// top_coldstorage
module top_coldstorage(
  input         clk,           
  input         rst_n,         
  output        led_fan,       
  output        led_hum,       
  input         sda_lcd_in,
  output        sda_lcd_oe,
  output        scl_lcd,
  input         rx,
  output        tx
);
make LEC_CHECK=0 ABC_AREA=1 CAP_MARGIN=20 CORE_MARGIN=2 CORE_UTILIZATION=72 PLACE_DENSITY=0.64 SETUP_SLACK_MARGIN=-0.22 SLEW_MARGIN=20 finish   # period 3.0 ns
run.sh (not shown) runs the stock make flow with config.mk's settings and CLKGATE_MAP_FILE=.
The baseline produced a layout that fails on setup timing.
==> next run, changes <==
Settings changed: ABC_AREA 1 to unset, CORE_UTILIZATION 72 to 24, PLACE_DENSITY 0.64 to unset, SETUP_SLACK_MARGIN -0.22 to unset.
Clock period 3.0 ns to 11.1 ns, I/O delays scaled along.
The new run finished with timing, DRC and antenna clean.
Routed wire length went down by a quarter to a third.
Area after synthesis went up slightly.
Sequential share of layout area went up by 1.5 points.
Utilization went down by 60 points.
Synthesized cell count went down by roughly a tenth.
==> next run, changes <==
Settings changed: CORE_UTILIZATION 24 to 72, CTS_CLUSTER_DIAMETER set to 26, PLACE_DENSITY set to 0.35, SETUP_SLACK_MARGIN set to 1.09.
Clock period 11.1 ns to 4.44 ns, I/O delays scaled along.
Effect: First-iteration DRC count went up by 64%; fmax went up by 32%; utilization is higher by 60 points; area after synthesis does not change; routed wire length climbs by about 30%; register-to-register slack loses 5.3 ns; non-clock buffer count went up by 73; total power rose to 3.3 times its value; synthesized cell count does not change; design area came out higher by 6.3%; count of clock-buffer cells in the layout is higher by 61.
==> next run, changes <==
Settings changed: CTS_CLUSTER_DIAMETER 26 to 27, PLACE_DENSITY 0.35 to unset.
Clock period 4.44 ns to 3.66 ns, I/O delays scaled along.
What happened: The changed run completed and failed the layout checks on setup timing; maximum frequency shrinks by a few percent; clock skew stays flat; core utilization climbs by 3.9 points; final cell count increases by a few percent; global-route usage went up by 2.5 points; wire length goes up by about a fifth.
==> next run, changes <==
Settings changed: CTS_CLUSTER_DIAMETER 27 to 26, CTS_CLUSTER_SIZE set to 44, PLACE_DENSITY set to 0.35, SLEW_MARGIN 20 to 40.
Clock period 3.66 ns to 4.21 ns, I/O delays scaled along.
=> The new run completed and failed the layout checks on setup timing. Total power falls by about 13%. Global-route usage falls by 3.0 points. Wire length falls by about 15%. Utilization falls by 2.5 points. Non-clock buffer count falls by 80. Sequential share of layout area rises by 1.1 points. Synthesized area stays the same. Clock skew falls by 0.020 ns. Final cell count falls by 2.0%. Critical path depth falls by 1. Via count falls by about 8%.

---

== lane 1 ==
Starting RTL as in the previous note.
make LEC_CHECK=0 ABC_AREA=1 CAP_MARGIN=20 CORE_ASPECT_RATIO=0.73 CORE_MARGIN=8 CORE_UTILIZATION=48 CTS_CLUSTER_DIAMETER=216 GPL_ROUTABILITY_DRIVEN=1 GPL_TIMING_DRIVEN=1 PLACE_DENSITY=0.67 SETUP_SLACK_MARGIN=1.27 SLEW_MARGIN=20 finish   # period 4.26 ns
Both conditions hold for lane 1: the flow ran to the end and the final layout passed the timing, design-rule and antenna checks.
Setup changes, lane 1 to lane 2
- SETUP_SLACK_MARGIN changed from 1.27 to 1.06
- CORE_MARGIN changed from 8 to 2
- PLACE_DENSITY changed from 0.67 to 0.57
- GPL_ROUTABILITY_DRIVEN changed from 1 to 0
- CORE_UTILIZATION changed from 48 to 68
- the clock period (ns, I/O delays scaled along) changed from 4.26 to 4.16
## What came out
All of lane 1 and lane 2 finish clean.
Standard cell core area delta for lane 2 relative to lane 1: about 30% lower
In the tables for lane 1 and lane 2, final setup slack of the worst path reads higher with lane 1.
Number of nets still failing antenna checks after routing: lane 2 vs lane 1 identical
On via count, lane 2 does worse than lane 1.
Register-to-register slack ended up 0.02 ns lower on lane 2 than on lane 1.
Lane 1 -> lane 2: power density normalized to cell area increased by a few percent
Relative to lane 1, the number of clock buffers in the layout measured on lane 2 has decreased by more than 10%.
Compared lane 1 against lane 2; sequential share of layout area within noise.
diff inputs: lane 2 => lane 3
- removing CTS_CLUSTER_DIAMETER (formerly 216)
- changing CORE_UTILIZATION from 68 to 70
- removing PLACE_DENSITY (formerly 0.57)
- removing GPL_TIMING_DRIVEN (formerly 1)
- removing CORE_ASPECT_RATIO (formerly 0.73)
- changing SETUP_SLACK_MARGIN from 1.06 to -0.1
- removing GPL_ROUTABILITY_DRIVEN (formerly 0)
- changing the clock period (ns, I/O delays scaled along) from 4.16 to 3.0
## What came out
- Lane 3 finished all stages; however, its layout fails the closing checks, the failures being negative setup slack.
- Changes observed in lane 3 relative to lane 2: post-route fraction of the period consumed by the critical path climbed 67 points, worst setup slack now smaller, path length in cells of the critical path shows an increase of 11, power spent charging and discharging nets higher, worst hold slack now sits higher.
- Clock share of power: lane 3 higher than lane 2
- The relative slew slack of lane 3 was inferior to that of lane 2.
- | count of inserted tapcells | lane 2 vs lane 3 | ≈ equal |
What lane 4 does differently from lane 3 at the input level:
- a deleted SETUP_SLACK_MARGIN that had been -0.1
- an added CTS_CLUSTER_SIZE of 74
- a change of the clock period (ns, I/O delays scaled along) from 3.0 to 6.38
[summary]
Lane 4 was carried through to the last stage, and its layout satisfied the timing, design-rule and antenna checks.
Lane 4: arrival time of the worst setup path is 0.29 ns lower than what lane 3 reported.
Re hold-fix buffer count after cts: lane 3 was higher than lane 4.
Lane 4 — overall fraction of global-route tracks in use 3.3 points lower, lane 3 as reference
Lane 4: share of total power in the clock network 1.6 points above lane 3
For lane 5, these inputs were changed with respect to lane 4:
- CTS_CLUSTER_SIZE: 74 -> unset
- CTS_CLUSTER_DIAMETER: unset -> 219
- SETUP_SLACK_MARGIN: unset -> 0.97
- ABC_AREA: 1 -> unset
- the clock period (ns, I/O delays scaled along): 6.38 -> 3.27
### Flow results
Summary of lane 4 and lane 5: one run falls short of a clean finish, namely lane 5. Compared with lane 4, in lane 5 depth of the worst register-to-register path moved down, worst-case setup margin in the final layout lower. Minimum clock period after layout: lane 4 and lane 5 compared, higher one is lane 4. Lane 5: critical path depth 10 below lane 4. Lane 5 vs lane 4 — finished layout cell area rose about 14%.

---

JK:
Starting RTL as in the previous note.
Settings: LEC_CHECK=0, ABC_AREA=1, CAP_MARGIN=20, CORE_ASPECT_RATIO=0.91, CORE_MARGIN=2, CORE_UTILIZATION=72, CTS_CLUSTER_DIAMETER=216, GPL_ROUTABILITY_DRIVEN=1, GPL_TIMING_DRIVEN=1, HOLD_SLACK_MARGIN=0.29, PLACE_DENSITY=0.37, SETUP_SLACK_MARGIN=-0.22, SLEW_MARGIN=40; clock period 3.66 ns.
JK: flow complete, layout not clean; failing: setup timing
Modified inputs, MS compared to JK
Settings: changing PLACE_DENSITY from 0.37 to 0.35; changing SLEW_MARGIN from 40 to 20.
Findings:
- Sequential cell count: MS vs JK identical
- [flow] JK | stages: complete | final checks: fail | reason: setup timing
- MS: all stages done; final checks FAILED (setup timing).
- For synthesized instance count, MS and JK come out practically identical.
- Cell area | MS vs JK | MS smaller
- The half-perimeter wire length of the detailed placement result of JK and that of MS are within noise of each other.
- Taking JK as the reference, in MS initial antenna violation count has decreased; share of total power in the clock network rose by 0.4 points.
[inputs] AL vs MS
Settings: CORE_UTILIZATION changed from 72 to 40; GPL_TIMING_DRIVEN removed (was 1); CORE_ASPECT_RATIO removed (was 0.91); GPL_ROUTABILITY_DRIVEN removed (was 1); CTS_CLUSTER_DIAMETER removed (was 216); PLACE_DENSITY removed (was 0.35); HOLD_SLACK_MARGIN removed (was 0.29); SETUP_SLACK_MARGIN removed (was -0.22); ABC_AREA removed (was 1); the clock period (ns, I/O delays scaled along) changed from 3.66 to 10.0.
==> comparison <==
AL ran to completion and came out clean on the timing, design-rule and antenna checks. Via count of the routed design in AL is 1976 below MS. When AL is measured against MS, its synthesized chip area reported by yosys turns out 0.96% higher. Critical path depth for AL is higher than for MS.

---

## v6
Starting RTL as in the previous note.
clock: 3.25 ns
lec_check: 0
abc_area: 1
cap_margin: 20
cell_pad_in_sites_global_placement: 1
core_margin: 9
core_utilization: 40
cts_cluster_diameter: 190
gpl_timing_driven: 0
slew_margin: 5
tns_end_percent: 65
The final report for v6 shows a completed flow and a layout that fails verification, specifically negative setup slack.
Changes in v31 relative to v6:
# v6
export LEC_CHECK = 0
export ABC_AREA = 1
export CAP_MARGIN = 20
export CELL_PAD_IN_SITES_GLOBAL_PLACEMENT = 1
export CORE_MARGIN = 9
export CORE_UTILIZATION = 40
export CTS_CLUSTER_DIAMETER = 190
export GPL_TIMING_DRIVEN = 0
export SLEW_MARGIN = 5
export TNS_END_PERCENT = 65
create_clock -name core_clock -period 3.25 [get_ports {clk}]
# v31
export LEC_CHECK = 0
export ABC_AREA = 1
export CAP_MARGIN = 20
export CORE_MARGIN = 2
export CORE_UTILIZATION = 70
export CTS_CLUSTER_SIZE = 74
export SLEW_MARGIN = 20
create_clock -name core_clock -period 5.12 [get_ports {clk}]
Notes after the runs:
Of v6 and v31, only v31 finishes the flow clean.
Layout checks on v6: not met. Flow itself completed; violations: negative setup slack.
v31 vs v6 on portion of total power attributed to combinational logic: v31 is the lower one.
Maximum number of pins on one net before global-route repair: v31 > v6
v6 → v31: fraction of power consumed by the clock network went down by 1.4 points, summed instance area of the synthesized netlist held.
Between v31 and v6, the clock distribution area overhead in the final layout figures differ only marginally.
Looking at v6 and v31, the area occupied by registers is a wash.
Summary of the comparison: multi-input gate share of total cell area is lower in v31, relative to v6.
Via count on v31 is up relative to v6.
Against v6, final routed wirelength across all metal layers in v31 fell by a little under 10%.
The following lists how v48 was set up differently from v31:
# v31
export LEC_CHECK = 0
export ABC_AREA = 1
export CAP_MARGIN = 20
export CORE_MARGIN = 2
export CORE_UTILIZATION = 70
export CTS_CLUSTER_SIZE = 74
export SLEW_MARGIN = 20
create_clock -name core_clock -period 5.12 [get_ports {clk}]
# v48
export LEC_CHECK = 0
export CAP_MARGIN = 20
export CORE_MARGIN = 2
export CORE_UTILIZATION = 40
export SLEW_MARGIN = 20
create_clock -name core_clock -period 5.41 [get_ports {clk}]
Notes after the runs:
- Taking v31 as the reference, in v48 area fraction in and, or, nand and nor cells down 1.8 points, share of power burned in the clock network saw an increase, synthesized instance count saw a decrease.
- Against v31, total wire length after detailed routing in v48 came out better.
- First-pass GRT wire length: v48 vs v31 down about 2.3%
- Compared with v31, v48 shows a area share of buffers outside the clock network that is 0.41 points higher.
- v48 against v31: cell area went up by 1.9%; sequential share of cell area has decreased.
For v14, these inputs were changed with respect to v48:
# v48
export LEC_CHECK = 0
export CAP_MARGIN = 20
export CORE_MARGIN = 2
export CORE_UTILIZATION = 40
export SLEW_MARGIN = 20
create_clock -name core_clock -period 5.41 [get_ports {clk}]
# v14
export LEC_CHECK = 0
export ABC_AREA = 1
export CAP_MARGIN = 20
export CELL_PAD_IN_SITES_DETAIL_PLACEMENT = 1
export CORE_MARGIN = 2
export CORE_UTILIZATION = 40
export SETUP_SLACK_MARGIN = 1.47
export SLEW_MARGIN = 30
create_clock -name core_clock -period 10.0 [get_ports {clk}]
[summary]
- Total power consumption of the routed design: v48 and v14 compared, lower one is v14
- For v48, the launch point of the critical path was dht11_reader_inst.humidity[5], unlike v14, where it was uart_string_inst.chr_val1[1].
- ~same placed standard-cell area in v48 and v14
- Compared with v48, in v14 number of buffer and inverter stages on the critical path -1, sequential share of layout area went down 0.27 points.
- Comparing the two runs side by side, v14 comes out behind v48 on final design area excluding fillers.
#### Input delta (v1 over v14)
# v14
export LEC_CHECK = 0
export ABC_AREA = 1
export CAP_MARGIN = 20
export CELL_PAD_IN_SITES_DETAIL_PLACEMENT = 1
export CORE_MARGIN = 2
export CORE_UTILIZATION = 40
export SETUP_SLACK_MARGIN = 1.47
export SLEW_MARGIN = 30
create_clock -name core_clock -period 10.0 [get_ports {clk}]
# v1
export LEC_CHECK = 0
export CAP_MARGIN = 20
export CORE_MARGIN = 2
export CORE_UTILIZATION = 70
export SLEW_MARGIN = 20
create_clock -name core_clock -period 6.72 [get_ports {clk}]
## What came out
Sort v14 and v1 by critical path depth in cells, ascending, and v14 comes first.
Taking v14 as the reference, in v1 synthesized area higher; clock buffer instance count of the final layout lower; final weighted congestion of routability-driven global placement lower; worst IR drop on VDD higher.
v1: total power of the final layout is 25% higher than what v14 reported.
On clock distribution area overhead in the final layout: between v14 and v1, it ends up higher for v14.
Via count ended up about 2% lower on v1 than on v14.
What v18 does differently from v1 at the input level:
# v1
export LEC_CHECK = 0
export CAP_MARGIN = 20
export CORE_MARGIN = 2
export CORE_UTILIZATION = 70
export SLEW_MARGIN = 20
create_clock -name core_clock -period 6.72 [get_ports {clk}]
# v18
export LEC_CHECK = 0
export ABC_AREA = 1
export CAP_MARGIN = 10
export CORE_MARGIN = 2
export CORE_UTILIZATION = 70
export CTS_CLUSTER_SIZE = 74
export SETUP_SLACK_MARGIN = 2.12
export SLEW_MARGIN = 20
create_clock -name core_clock -period 8.38 [get_ports {clk}]
Notes after the runs:
Total power down 8.7% in v18 wrt v1. Delta (v18 minus v1): xor-xnor portion of the synthesized cell area -3.0 points; final cell count moved up; worst setup slack went up 2620 ps; post-synth design cell area lower. NOTE: total vias in the final route in v18 exceeds that of v1. Summary of v18 over v1: power density over the cells now sits lower; routed wirelength normalized by instance count -10%; share of the core filled with cells in the final layout shows an increase of 1.5 points. Fmax: v18 above v1. v18 ends up with a wire length that is 270 um lower than in v1.

---

top_coldstorage again, from the RTL that the note above started with.
==> flow/config.mk <==
export PLATFORM = sky130hd
export DESIGN_NAME = top_coldstorage
export DESIGN_NICKNAME = top_coldstorage
export VERILOG_FILES = /design/flow/design.v
export SDC_FILE = /design/flow/constraint.sdc
export NUM_CORES = 4
export LEC_CHECK = 0
export ABC_AREA = 1
export CAP_MARGIN = 20
export CELL_PAD_IN_SITES_GLOBAL_PLACEMENT = 0
export CORE_MARGIN = 9
export CORE_UTILIZATION = 40
export CTS_CLUSTER_DIAMETER = 327
export GPL_TIMING_DRIVEN = 0
export MAX_ROUTING_LAYER = met4
export SLEW_MARGIN = 5
export TNS_END_PERCENT = 65
==> flow/constraint.sdc <==
create_clock -name core_clock -period 3.25 [get_ports {clk}]
set_input_delay 0.6500 -clock core_clock [delete_from_list [all_inputs] [get_ports {clk}]]
set_output_delay 0.6500 -clock core_clock [all_outputs]
set_load 0.01 [all_outputs]
The first run completed, yet does not pass: setup timing.
Rerun with:
- CAP_MARGIN: 20 -> 40
- CELL_PAD_IN_SITES_DETAIL_PLACEMENT: default -> 2
- MAX_ROUTING_LAYER: met4 -> met5
- SETUP_SLACK_MARGIN: default -> -0.16
- TNS_END_PERCENT: 65 -> 5
=> This time the run aborted during global routing (5_1_grt) on GRT-0232; area after synthesis stays the same; die size does not change; synthesized cell count does not change.

---

## run A
Starting RTL as in the previous note.
Settings: LEC_CHECK=0, ABC_AREA=1, CAP_MARGIN=20, CORE_ASPECT_RATIO=0.73, CORE_MARGIN=8, CORE_UTILIZATION=48, CTS_CLUSTER_DIAMETER=216, GPL_ROUTABILITY_DRIVEN=1, GPL_TIMING_DRIVEN=1, PLACE_DENSITY=0.67, SETUP_SLACK_MARGIN=-0.26, SLEW_MARGIN=20; clock period 3.68 ns.
Run A ran in full, but the layout does not pass; the checks complain about setup timing.
Edits applied to the flow inputs when going from run A to run B:
- CORE_ASPECT_RATIO removed (was 0.73)
- PLACE_DENSITY removed (was 0.67)
- GPL_TIMING_DRIVEN removed (was 1)
- GPL_ROUTABILITY_DRIVEN removed (was 1)
- SETUP_SLACK_MARGIN removed (was -0.26)
- ABC_AREA removed (was 1)
- CTS_CLUSTER_DIAMETER removed (was 216)
- CORE_UTILIZATION changed from 48 to 53
- CORE_MARGIN changed from 8 to 2
- the clock period (ns, I/O delays scaled along) changed from 3.68 to 5.41
==> results <==
Run B: PASS, flow complete, no timing, DRC or antenna violations. Synthesized cell count: lower on run B. Diff run A -> run B: largest fanout on the critical path went up, setup slack now larger.
diff inputs: run B => run C
- SETUP_SLACK_MARGIN: unset -> 1.25
- CORE_UTILIZATION: 53 -> 72
- PLACE_DENSITY: unset -> 0.65
- the clock period (ns, I/O delays scaled along): 5.41 -> 6.76
Relative to run B, first-pass GRT wire length decreased by 1.4% in run C. Run C against run B: final estimated routing congestion in global placement saw an increase, cell-internal power saw a decrease, design area saw a decrease. Looking at classification of the worst-slack hold path, the flip-flop to flip-flop result is from run C; the primary input to async pin one comes from run B. Against run B, via count of the first global-routing pass in run C rose by a few percent. | part of the total power dissipated in the clock network | run C vs run B | 2.3 points lower |. Critical path required time in run C is 1300 ps above run B. Buffer-and-inverter tally for the worst setup path for run C is lower than for run B.
Inputs modified between run C and run D:
- a change of SETUP_SLACK_MARGIN from 1.25 to 1.09
- a deleted PLACE_DENSITY that had been 0.65
- a change of CORE_UTILIZATION from 72 to 70
- a change of the clock period (ns, I/O delays scaled along) from 6.76 to 4.44
==> comparison <==
- Comparing detailed-route via count for run C and run D, the smaller number came from run C.
- On worst relative slew slack, run C loses to run D.
- The run showing the smaller first-pass GRT wire length is run C.
- Total power of run D is higher than that of run C.
- Delta (run D minus run C): full die area saw an increase, final standard cell count with taps included and fillers excluded now sits higher, static leakage +0.50 nW.
Power figures rest on the tool's default switching activity, not on a simulated workload.
